==> job 9244 <==
==> flow/design.v <==
module softmax_4 (
    input wire clk,
    input wire reset,
    input wire start,
    input wire [15:0] in0, in1, in2, in3,     
    output reg [7:0] out0, out1, out2, out3, 
    output reg done
);
    parameter IDLE = 2'd0, EXP = 2'd1, DIVIDE = 2'd2, DONE = 2'd3;
    reg [1:0] state;
    reg [15:0] exp0, exp1, exp2, exp3;
    wire [17:0] sum_exp;
    reg [7:0] result0, result1, result2, result3;
    always @(posedge clk or posedge reset) begin
        if (reset)
            state <= IDLE;
        else begin
            case (state)
                IDLE:    state <= (start) ? EXP : IDLE;
                EXP:     state <= DIVIDE;
                DIVIDE:  state <= DONE;
                DONE:    state <= IDLE;
                default: state <= IDLE;
            endcase
        end
    end
    wire [31:0] x_sq0, x_sq1, x_sq2, x_sq3;
    assign x_sq0 = in0 * in0;
    assign x_sq1 = in1 * in1;
    assign x_sq2 = in2 * in2;
    assign x_sq3 = in3 * in3;
    assign sum_exp = exp0 + exp1 + exp2 + exp3;
    always @(posedge clk) begin
        if (reset) begin
            exp0 <= 0; exp1 <= 0; exp2 <= 0; exp3 <= 0;
            done <= 0;
        end else begin
            case (state)
                EXP: begin
                    exp0 <= 16'd256 + in0 + (x_sq0 >> 9);
                    exp1 <= 16'd256 + in1 + (x_sq1 >> 9);
                    exp2 <= 16'd256 + in2 + (x_sq2 >> 9);
                    exp3 <= 16'd256 + in3 + (x_sq3 >> 9);
                end
                DIVIDE: begin
                    if (sum_exp != 0) begin
                        result0 <= ({8'd0, exp0} * 24'd255) / sum_exp;
                        result1 <= ({8'd0, exp1} * 24'd255) / sum_exp;
                        result2 <= ({8'd0, exp2} * 24'd255) / sum_exp;
                        result3 <= ({8'd0, exp3} * 24'd255) / sum_exp;
                    end else begin
                        result0 <= 0;
                        result1 <= 0;
                        result2 <= 0;
                        result3 <= 0;
                    end
                end
                DONE: begin
                    out0 <= result0;
                    out1 <= result1;
                    out2 <= result2;
                    out3 <= result3;
                    done <= 1;
                end
                default: begin
                    done <= 0;
                end
            endcase
        end
    end
endmodule
==> flow/run.sh <==
#!/bin/bash
# the make line also repeats each setting of config.mk as NAME=value (left out here)
make -C /OpenROAD-flow-scripts/flow DESIGN_CONFIG=/design/flow/config.mk WORK_HOME=/design/flow/orfs CLKGATE_MAP_FILE= finish
==> flow/config.mk <==
export PLATFORM = sky130hd
export DESIGN_NAME = softmax_4
export DESIGN_NICKNAME = softmax_4
export VERILOG_FILES = /design/flow/design.v
export SDC_FILE = /design/flow/constraint.sdc
export NUM_CORES = 4
export LEC_CHECK = 0
export ABC_AREA = 1
export CAP_MARGIN = 20
export CORE_MARGIN = 2
export CORE_UTILIZATION = 72
export CTS_CLUSTER_DIAMETER = 303
export CTS_CLUSTER_SIZE = 99
export PLACE_DENSITY = 0.39
export SLEW_MARGIN = 20
==> flow/constraint.sdc <==
create_clock -name core_clock -period 55.4 [get_ports {clk}]
set_input_delay 11.0800 -clock core_clock [delete_from_list [all_inputs] [get_ports {clk}]]
set_output_delay 11.0800 -clock core_clock [all_outputs]
set_load 0.01 [all_outputs]
==> inputs of job 8147, as changes to job 9244 <==
ABC_AREA = unset   (was 1)
CORE_ASPECT_RATIO = 0.5   (was unset)
CORE_UTILIZATION = 25   (was 72)
CTS_CLUSTER_DIAMETER = 372   (was 303)
CTS_CLUSTER_SIZE = 98   (was 99)
PLACE_DENSITY = unset   (was 0.39)
TNS_END_PERCENT = 20   (was unset)
==> flow/constraint.sdc (replaced) <==
create_clock -name core_clock -period 60.0 [get_ports {clk}]
set_input_delay 12.0000 -clock core_clock [delete_from_list [all_inputs] [get_ports {clk}]]
set_output_delay 12.0000 -clock core_clock [all_outputs]
set_load 0.01 [all_outputs]
==> inputs of job 3122, as changes to job 9244 <==
ABC_AREA = unset   (was 1)
CORE_UTILIZATION = 57   (was 72)
CTS_CLUSTER_DIAMETER = unset   (was 303)
CTS_CLUSTER_SIZE = unset   (was 99)
PLACE_DENSITY = unset   (was 0.39)
==> flow/constraint.sdc (replaced) <==
create_clock -name core_clock -period 49.1 [get_ports {clk}]
set_input_delay 9.8200 -clock core_clock [delete_from_list [all_inputs] [get_ports {clk}]]
set_output_delay 9.8200 -clock core_clock [all_outputs]
set_load 0.01 [all_outputs]
==> inputs of job 8311, as changes to job 9244 <==
ABC_AREA = unset   (was 1)
CORE_UTILIZATION = 40   (was 72)
CTS_CLUSTER_DIAMETER = unset   (was 303)
CTS_CLUSTER_SIZE = unset   (was 99)
PLACE_DENSITY = unset   (was 0.39)
==> flow/constraint.sdc (replaced) <==
create_clock -name core_clock -period 60.0 [get_ports {clk}]
set_input_delay 12.0000 -clock core_clock [delete_from_list [all_inputs] [get_ports {clk}]]
set_output_delay 12.0000 -clock core_clock [all_outputs]
set_load 0.01 [all_outputs]
==> summary of the runs <==
Sequential cell count is the same in job 8311 and job 3122. The lowest register-to-register slack belongs to job 3122, the highest to job 8311. Hold slack, highest first: job 3122, job 8311, job 8147. Between job 8311 and job 9244, the lower synthesized cell count is in job 8311 (gap 15%, measured against job 9244). Between job 8311 and job 3122, the lower sequential share of layout area is in job 3122 (gap 0.68 points). The lowest die area belongs to job 9244, the highest to job 8147. Of job 3122 and job 8311, job 3122 has the higher sequential power (gap about 21%, measured against job 8311). The lowest maximum frequency belongs to job 8147, the highest to job 3122. Routed wire length, lowest first: job 8311, job 8147, job 3122. Job 8311 finished clean. Job 3122 reached the layout checks and failed them: negative setup slack. Job 9244 failed in global routing (GRT-0232). Job 8147 finished with timing, DRC and antenna clean.
==> figures <==
                                                                                             job 8147                job 9244        job 8311                    job 3122
Run status                                                                             finished clean  stopped before the end  finished clean  complete, but fails checks
Last stage reached                                                                                  -          global routing               -                           -
Reasons for failing layout checks                                                                   -                       -               -        negative setup slack
Fin area                                                                                 0.1124 sq mm                       -    0.1085 sq mm                0.1389 sq mm
Peak supply drop                                                                             198.0 uV                       -        178.6 uV                    299.3 uV
Final net count                                                                                 15450                       -           15310                       18850
Non-CTS inverters                                                                                1488                       -            1488                        1488
Area of the core                                                                         0.3910 sq mm            0.1378 sq mm    0.2455 sq mm                0.1717 sq mm
Fraction of area in registers                                                                 0.03021                       -         0.03130                     0.02452
Post-CTS setup buffer count                                                                         7                     252               5                         383
Proportion of power drawn by flip-flops and latches                                             0.017                       -           0.017                       0.014
CTS tree                                                                                         done                       -            done                        done
Routed Antenna Nets                                                                                 0                       -               0                           0
Share of synthesized area occupied by flip-flops and latches                                  0.03375                 0.03314         0.03375                     0.03375
Fraction of post-synthesis cell area in the top cell type by area                              0.2181                  0.2142          0.2181                      0.2181
Die H                                                                                   447.9 microns           377.3 microns   500.3 microns               419.7 microns
Avg Vias per Cell                                                                               5.080                       -           5.583                       5.904
Delay of the slowest cell on the worst path                                                   0.55 ns                       -         0.64 ns                     0.54 ns
Setup crit start                                                                              exp1[3]                       -         exp3[1]                     exp3[2]
Wire length the detailed router placed on met1                                         145100 microns                       -  145000 microns              146600 microns
Clock-pin slew reported for the worst setup and hold paths after clock tree synthesis         0.09 ns                       -         0.08 ns                     0.08 ns
Power is estimated from default activity; no workload was simulated.
